// alu_top
module alu_top(CLK, OP1, OP2, OPRN, OUT, ZERO);
	input CLK;
	input [31:0] OP1;
	input [31:0] OP2;
	input [5:0] OPRN;
	output [31:0] OUT;
	output ZERO;
	reg [31:0] op1_q, op2_q;
	reg [5:0] oprn_q;
	reg [31:0] out_q;
	reg zero_q;
	wire [31:0] alu_out;
	wire alu_zero;
	ALU alu_inst(alu_out, alu_zero, op1_q, op2_q, oprn_q);
	always @(posedge CLK) begin
		op1_q <= OP1;
		op2_q <= OP2;
		oprn_q <= OPRN;
		out_q <= alu_out;
		zero_q <= alu_zero;
	end
	assign OUT = out_q;
	assign ZERO = zero_q;
endmodule
clock: 29.5 ns
lec_check: 0
abc_area: 0
cap_margin: 20
cell_pad_in_sites_global_placement: 1
core_aspect_ratio: 0.5
core_margin: 2
core_utilization: 22
cts_cluster_diameter: 348
cts_cluster_size: 100
setup_slack_margin: 1.98
slew_margin: 0
tns_end_percent: 30
run.sh (not shown) runs the stock make flow with config.mk's settings and CLKGATE_MAP_FILE=.
The first run ran to the end with no violations.
Rerun with:
- CELL_PAD_IN_SITES_GLOBAL_PLACEMENT: 1 -> unset
- CORE_ASPECT_RATIO: 0.5 -> unset
- CORE_UTILIZATION: 22 -> 48
- CTS_CLUSTER_DIAMETER: 348 -> 354
- MAX_ROUTING_LAYER: unset -> met4
- SETUP_SLACK_MARGIN: 1.98 -> 5.0
- SLEW_MARGIN: 0 -> 20
- TNS_END_PERCENT: 30 -> 15
Result:
- register-to-register slack gets worse by 0.40 ns
- wire length came out higher by about 2.5%
- via count came out higher by 4.4%
- first-iteration DRC count came out higher by 41%
- critical path depth came out higher by 1
- sequential cell count stays the same
- hold slack gets better by 0.023 ns
- setup slack gets worse by 0.40 ns
Rerun with:
- PLACE_DENSITY: unset -> 0.91
- SETUP_SLACK_MARGIN: 5.0 -> unset
=> The new run completed, yet does not pass: negative setup slack. Cell area hardly moves. Setup slack loses 1.1 ns. Flip-flop count is unchanged. Routed wire length grows by 3.1%. Area after synthesis does not change. First-iteration DRC count grows by about 50%.
Rerun with:
- ABC_AREA: 0 -> unset
- CORE_UTILIZATION: 48 -> 40
- CTS_CLUSTER_DIAMETER: 354 -> unset
- CTS_CLUSTER_SIZE: 100 -> unset
- MAX_ROUTING_LAYER: met4 -> unset
- PLACE_DENSITY: 0.91 -> unset
- TNS_END_PERCENT: 15 -> unset
Effect:
- Now the flow went through all stages and came out clean
- cell count went up by about 5%
- via count went down by about 6.5%
- critical path depth went up by 2
- sequential cell count does not change
- wire length went down by about 2%
- first-iteration DRC count went down by 32%
Rerun with:
- ABC_AREA: unset -> 0
- CORE_UTILIZATION: 40 -> 48
- CTS_CLUSTER_DIAMETER: unset -> 354
- CTS_CLUSTER_SIZE: unset -> 100
- MAX_ROUTING_LAYER: unset -> met4
- PLACE_DENSITY: unset -> 0.42
- TNS_END_PERCENT: unset -> 15
Effect: Register-to-register slack is worse by 0.11 ns; cell area shrinks slightly; utilization grows by 8.9 points; sequential share of layout area stays flat; fmax shrinks slightly.

========
Starting RTL as in the previous note.
export LEC_CHECK = 0
export CAP_MARGIN = 20
export CORE_MARGIN = 2
export CORE_UTILIZATION = 40
export CTS_CLUSTER_DIAMETER = 348
export CTS_CLUSTER_SIZE = 100
export PLACE_DENSITY = 0.9
export SETUP_SLACK_MARGIN = -2.0
export SLEW_MARGIN = 0
export TNS_END_PERCENT = 30
create_clock -name core_clock -period 29.5 [get_ports {CLK}]
The starting point finished but fails on setup timing.
Edit:
Settings changed: CORE_UTILIZATION 40 to 65, CTS_CLUSTER_DIAMETER 348 to not set, CTS_CLUSTER_SIZE 100 to not set, PLACE_DENSITY 0.9 to not set, SLEW_MARGIN 0 to 20, TNS_END_PERCENT 30 to not set.
Clock period 29.5 ns to 28.0 ns, I/O delays scaled along.
Effect: Now the flow did not get past global routing (5_1_grt). Area after synthesis stays the same. Die area fell by 38%. Synthesized cell count does not change.

========
Setup of job 9989:
Starting RTL as in the previous note.
## alu_top
module alu_top(CLK, OP1, OP2, OPRN, OUT, ZERO);
	input CLK;
	input [31:0] OP1;
	input [31:0] OP2;
	input [5:0] OPRN;
	output [31:0] OUT;
	output ZERO;
	reg [31:0] op1_q, op2_q;
	reg [5:0] oprn_q;
	reg [31:0] out_q;
	reg zero_q;
	wire [31:0] alu_out;
	wire alu_zero;
	ALU alu_inst(alu_out, alu_zero, op1_q, op2_q, oprn_q);
	always @(posedge CLK) begin
		op1_q <= OP1;
		op2_q <= OP2;
		oprn_q <= OPRN;
		out_q <= alu_out;
		zero_q <= alu_zero;
	end
	assign OUT = out_q;
	assign ZERO = zero_q;
endmodule
clock: 35.2 ns
lec_check: 0
abc_area: 1
cap_margin: 0
core_margin: 2
core_utilization: 17
cts_cluster_size: 89
gpl_timing_driven: 0
min_routing_layer: met2
slew_margin: 10
tns_end_percent: 20
Job 9989: all stages complete, timing, DRC and antenna checks passed
The inputs of job 7503 differ from those of job 9989 as listed below.
Settings: swapping met2 for met1 in MIN_ROUTING_LAYER; putting CTS_CLUSTER_DIAMETER at 250 where nothing was set; swapping 20 for 5 in TNS_END_PERCENT; swapping 0 for 1 in GPL_TIMING_DRIVEN; swapping 17 for 71 in CORE_UTILIZATION; swapping 35.2 for 25.2 in the clock period (ns, I/O delays scaled along).
Notes after the runs:
Against job 9989, job 7503 reports a overall chip area that is lower. Status for job 9989 and job 7503: clean finish in job 9989 only. Between job 9989 and job 7503, clock period minus final worst setup slack decreased. Going from job 9989 to job 7503, layout overhead on the synthesized area shrinks by 4.3 points. Fraction of area in multi-input gates is lower on job 9989. In job 7503 the sequential share of layout area turned out 0.35 points higher than in job 9989. Pin count of the biggest net entering global routing is higher on job 7503. NOTE: final area in job 7503 falls short of that of job 9989.
--- input diff job 7503..job 1271 ---
Settings: removing MIN_ROUTING_LAYER (formerly met1); removing CTS_CLUSTER_SIZE (formerly 89); removing GPL_TIMING_DRIVEN (formerly 1); changing CORE_UTILIZATION from 71 to 61; removing CTS_CLUSTER_DIAMETER (formerly 250); removing ABC_AREA (formerly 1); changing CAP_MARGIN from 0 to 20; changing SLEW_MARGIN from 10 to 20; changing the clock period (ns, I/O delays scaled along) from 25.2 to 8.7.
## What came out
Layout checks on job 1271: not met. Flow itself completed; violations: negative setup slack. Per the comparison of job 1271 with job 7503, detailed-routed wire length on met2 +5.0 mm, largest net degree at the start of global routing -14%, smallest setup slack after layout -18.66 ns. Looking at first-pass GRT wire length across job 1271 and job 7503, the one that comes out lower is job 7503. Looking at job 1271 and job 7503, the source-to-sink clock delay at the later pin of the worst-skew pair is a wash. Cmp job 1271 and job 7503 / chip area in the Yosys report / lower: job 1271. Relative to job 7503, number of antenna violations at the first check in global routing has decreased by 2 in job 1271. Compared with job 7503, job 1271 shows a fraction of area in multi-input gates that is 2.3 points lower. Comparing total via count in the routed design for job 1271 and job 7503, the bigger number came from job 7503.
Input changes introduced in job 636 (baseline for comparison: job 1271):
Settings: CORE_UTILIZATION changed from 61 to 40; TNS_END_PERCENT removed (was 5); the clock period (ns, I/O delays scaled along) changed from 8.7 to 29.0.
==> comparison <==
Looking across job 636 and job 1271, the single run that reached the end with no open violations was job 636.
To summarise job 1271: no stage aborted, but the layout did not pass its checks, failing on negative setup slack.
The average routed wire per standard cell in job 1271 is 1.4 times that in job 636.
Clock period minus final worst setup slack came out lower on job 636 than on job 1271.
STATUS post-route clock skew: job 636 loses against job 1271
Comparing the two runs side by side, job 636 comes out ahead of job 1271 on normalized max-slew margin.
Height of the die on job 636 is up relative to job 1271.
Going from job 1271 to job 636, fraction of cell area in non-clock buffers shrank by 4.6 points, sum of met2 wire segment lengths after detailed routing shrank by 7.0 mm, first-pass GRT wire length shrank by 19%, hold slack held steady.
The inputs of job 9294 differ from those of job 636 as listed below.
Settings: TNS_END_PERCENT newly set to 5; CORE_UTILIZATION changed from 40 to 58; the clock period (ns, I/O delays scaled along) changed from 29.0 to 8.64.
### Flow results
Status job 9294: flow complete, layout not clean - negative setup slack. The lower largest net degree at the start of global routing came out of job 9294. Job 636 has a higher number of resized instances in the post-cts repair step than job 9294. For job 9294, the launching instance or port of the critical path was op2_q[0]$_DFF_P_, unlike job 636, where it was op1_q[1]$_DFF_P_. Compared with job 636, in job 9294 die size fell 31%; final-layout worst hold slack now sits higher; antenna diode instance count climbed 3.

========
try-garnet:
Starting RTL as in the previous note.
// alu_top
module alu_top(CLK, OP1, OP2, OPRN, OUT, ZERO);
	input CLK;
	input [31:0] OP1;
	input [31:0] OP2;
	input [5:0] OPRN;
	output [31:0] OUT;
	output ZERO;
	reg [31:0] op1_q, op2_q;
	reg [5:0] oprn_q;
	reg [31:0] out_q;
	reg zero_q;
	wire [31:0] alu_out;
	wire alu_zero;
	ALU alu_inst(alu_out, alu_zero, op1_q, op2_q, oprn_q);
	always @(posedge CLK) begin
		op1_q <= OP1;
		op2_q <= OP2;
		oprn_q <= OPRN;
		out_q <= alu_out;
		zero_q <= alu_zero;
	end
	assign OUT = out_q;
	assign ZERO = zero_q;
endmodule
Settings: LEC_CHECK=0, ABC_AREA=0, CAP_MARGIN=20, CELL_PAD_IN_SITES_GLOBAL_PLACEMENT=1, CORE_ASPECT_RATIO=0.5, CORE_MARGIN=2, CORE_UTILIZATION=49, CTS_CLUSTER_DIAMETER=348, CTS_CLUSTER_SIZE=100, PLACE_DENSITY=0.42, SETUP_SLACK_MARGIN=1.98, SLEW_MARGIN=0, TNS_END_PERCENT=30; clock period 29.5 ns.
diff inputs: try-garnet => try-onyx
- CTS_CLUSTER_DIAMETER removed (was 348)
- SLEW_MARGIN changed from 0 to 20
- TNS_END_PERCENT removed (was 30)
- GPL_TIMING_DRIVEN newly set to 0
- CAP_MARGIN changed from 20 to 30
- CELL_PAD_IN_SITES_GLOBAL_PLACEMENT removed (was 1)
- CORE_UTILIZATION changed from 49 to 40
- CTS_CLUSTER_SIZE removed (was 100)
- SETUP_SLACK_MARGIN changed from 1.98 to 3.43
- PLACE_DENSITY removed (was 0.42)
- ABC_AREA removed (was 0)
- CORE_ASPECT_RATIO removed (was 0.5)
- CORE_MARGIN changed from 2 to 6
### Flow results
- Going from try-garnet to try-onyx, sequential cell count essentially unchanged, clock tree skew after final layout rose 34 ps.
- try-garnet has lower area growth from synthesis to final layout than try-onyx.
- Comparing final net count for try-garnet and try-onyx, the smaller number came from try-garnet.
- The final instance area number comes out higher for try-onyx vs try-garnet.
[inputs] try-fjord vs try-onyx
- swapping 30 for 20 in CAP_MARGIN
- clearing GPL_TIMING_DRIVEN, which used to be 0
- swapping 6 for 7 in CORE_MARGIN
- clearing SETUP_SLACK_MARGIN, which used to be 3.43
- swapping 29.5 for 24.7 in the clock period (ns, I/O delays scaled along)
### Flow results
From the logs: try-fjord reached the end of the flow and failed the layout checks with setup timing.
try-fjord: count of plain and timing-repair buffers is 84 lower than what try-onyx reported.
Placeable core region ended up about 1.3% higher on try-fjord than on try-onyx.
From try-onyx to try-fjord the numbers moved as follows: remaining global-route overflow flat; number of filler cells placed in the layout up about 0.6%.
Of try-onyx and try-fjord, try-fjord shows the lower wire length of the first global-routing pass, with try-onyx above it.
[compare] base=try-onyx new=try-fjord: wire length reported by the detailed router went down by 19%.
On try-fjord: die extent in y is 2 um higher than what try-onyx gave.
Relative to try-onyx, the time the worst path needs with I/O delays and setup of try-fjord is lower by 300 ps.
## Diff of input files: try-cedar against try-fjord
- putting TNS_END_PERCENT at 5 where nothing was set
- swapping 40 for 61 in CORE_UTILIZATION
- swapping 7 for 2 in CORE_MARGIN
- swapping 24.7 for 27.7 in the clock period (ns, I/O delays scaled along)
==> comparison <==
try-cedar vs try-fjord on critical path depth: try-cedar is the higher one. Setup slack in try-cedar is 1470 ps above try-fjord. try-cedar drops more vias than try-fjord. Largest fanout of any net on the critical path on try-cedar is up relative to try-fjord. STATUS run=try-cedar STAGES=ALL_DONE FINAL_CHECKS=FAILED CAUSE=setup timing. Compared to try-fjord, try-cedar has final-layout non-clock buffer area share 1.2 points lower. try-fjord and try-cedar ended up with roughly the same final-layout clock-cell area share. [diff] final wirelength, try-cedar relative to try-fjord: regression. Taking try-fjord as the reference, in try-cedar pin slew with the least headroom to its limit moved up.

========
Starting RTL as in the previous note.
Settings: LEC_CHECK=0, CAP_MARGIN=20, CORE_ASPECT_RATIO=0.5, CORE_MARGIN=2, CORE_UTILIZATION=68, CTS_CLUSTER_DIAMETER=373, CTS_CLUSTER_SIZE=100, PLACE_DENSITY=0.42, SLEW_MARGIN=20, TNS_END_PERCENT=20; clock period 17.1 ns.
The first run stopped in global routing with GRT-0232.
Then changed:
==> flow/config.mk (replaced) <==
export PLATFORM = sky130hd
export DESIGN_NAME = alu_top
export DESIGN_NICKNAME = alu_top
export VERILOG_FILES = /design/flow/design.v
export SDC_FILE = /design/flow/constraint.sdc
export NUM_CORES = 4
export LEC_CHECK = 0
export CAP_MARGIN = 20
export CORE_MARGIN = 2
export CORE_UTILIZATION = 57
export SLEW_MARGIN = 20
==> flow/constraint.sdc (replaced) <==
create_clock -name core_clock -period 10.1 [get_ports {CLK}]
set_input_delay 2.0200 -clock core_clock [delete_from_list [all_inputs] [get_ports {CLK}]]
set_output_delay 2.0200 -clock core_clock [all_outputs]
set_load 0.01 [all_outputs]
After rerunning: This time the run reached the layout checks and failed them: setup timing. Synthesized area stays the same. Synthesized cell count does not change. Die area increases by 19%.
Then changed:
--- a/flow/config.mk
+++ b/flow/config.mk
@@ -8,4 +8,5 @@
 export CAP_MARGIN = 20
 export CORE_MARGIN = 2
-export CORE_UTILIZATION = 57
+export CORE_UTILIZATION = 68
+export SETUP_SLACK_MARGIN = -0.59
 export SLEW_MARGIN = 20
==> flow/constraint.sdc (replaced) <==
create_clock -name core_clock -period 8.64 [get_ports {CLK}]
set_input_delay 1.7280 -clock core_clock [delete_from_list [all_inputs] [get_ports {CLK}]]
set_output_delay 1.7280 -clock core_clock [all_outputs]
set_load 0.01 [all_outputs]
Now the flow never finished: it broke off in global routing. Synthesized area stays the same. Die area goes down by 16%. Synthesized cell count stays the same.
Then changed:
--- a/flow/config.mk
+++ b/flow/config.mk
@@ -8,5 +8,5 @@
 export CAP_MARGIN = 20
 export CORE_MARGIN = 2
-export CORE_UTILIZATION = 68
-export SETUP_SLACK_MARGIN = -0.59
+export CORE_UTILIZATION = 58
+export SETUP_SLACK_MARGIN = 4.5
 export SLEW_MARGIN = 20
==> flow/constraint.sdc (replaced) <==
create_clock -name core_clock -period 24.1 [get_ports {CLK}]
set_input_delay 4.8200 -clock core_clock [delete_from_list [all_inputs] [get_ports {CLK}]]
set_output_delay 4.8200 -clock core_clock [all_outputs]
set_load 0.01 [all_outputs]
With this change the flow finished but fails on setup timing.
Die size increases by 17%.
Synthesized cell count is unchanged.
Area after synthesis does not change.
Then changed:
--- a/flow/config.mk
+++ b/flow/config.mk
@@ -6,7 +6,7 @@
 export NUM_CORES = 4
 export LEC_CHECK = 0
+export ABC_AREA = 1
 export CAP_MARGIN = 20
 export CORE_MARGIN = 2
-export CORE_UTILIZATION = 58
-export SETUP_SLACK_MARGIN = 4.5
+export CORE_UTILIZATION = 64
 export SLEW_MARGIN = 20
==> flow/constraint.sdc (replaced) <==
create_clock -name core_clock -period 36.5 [get_ports {CLK}]
set_input_delay 7.3000 -clock core_clock [delete_from_list [all_inputs] [get_ports {CLK}]]
set_output_delay 7.3000 -clock core_clock [all_outputs]
set_load 0.01 [all_outputs]
What happened: Now the flow ran to the end with no violations. Wire length went down by about 23%. Final area went down by 6.4%. Worst hold slack is worse by 0.11 ns. Clock skew is about the same. Worst setup slack is better by 11 ns.
Then changed:
--- a/flow/config.mk
+++ b/flow/config.mk
@@ -6,7 +6,7 @@
 export NUM_CORES = 4
 export LEC_CHECK = 0
-export ABC_AREA = 1
 export CAP_MARGIN = 20
 export CORE_MARGIN = 2
-export CORE_UTILIZATION = 64
+export CORE_UTILIZATION = 65
+export SETUP_SLACK_MARGIN = -2.0
 export SLEW_MARGIN = 20
==> flow/constraint.sdc (replaced) <==
create_clock -name core_clock -period 28.2 [get_ports {CLK}]
set_input_delay 5.6400 -clock core_clock [delete_from_list [all_inputs] [get_ports {CLK}]]
set_output_delay 5.6400 -clock core_clock [all_outputs]
set_load 0.01 [all_outputs]
After rerunning: The new run reached the layout checks and failed them: setup timing; critical path depth drops by 3; first-iteration DRC count went up by 32%; worst setup slack gets worse by 7.9 ns; non-clock buffer count came out higher by 53; fmax went up by 1.4%.
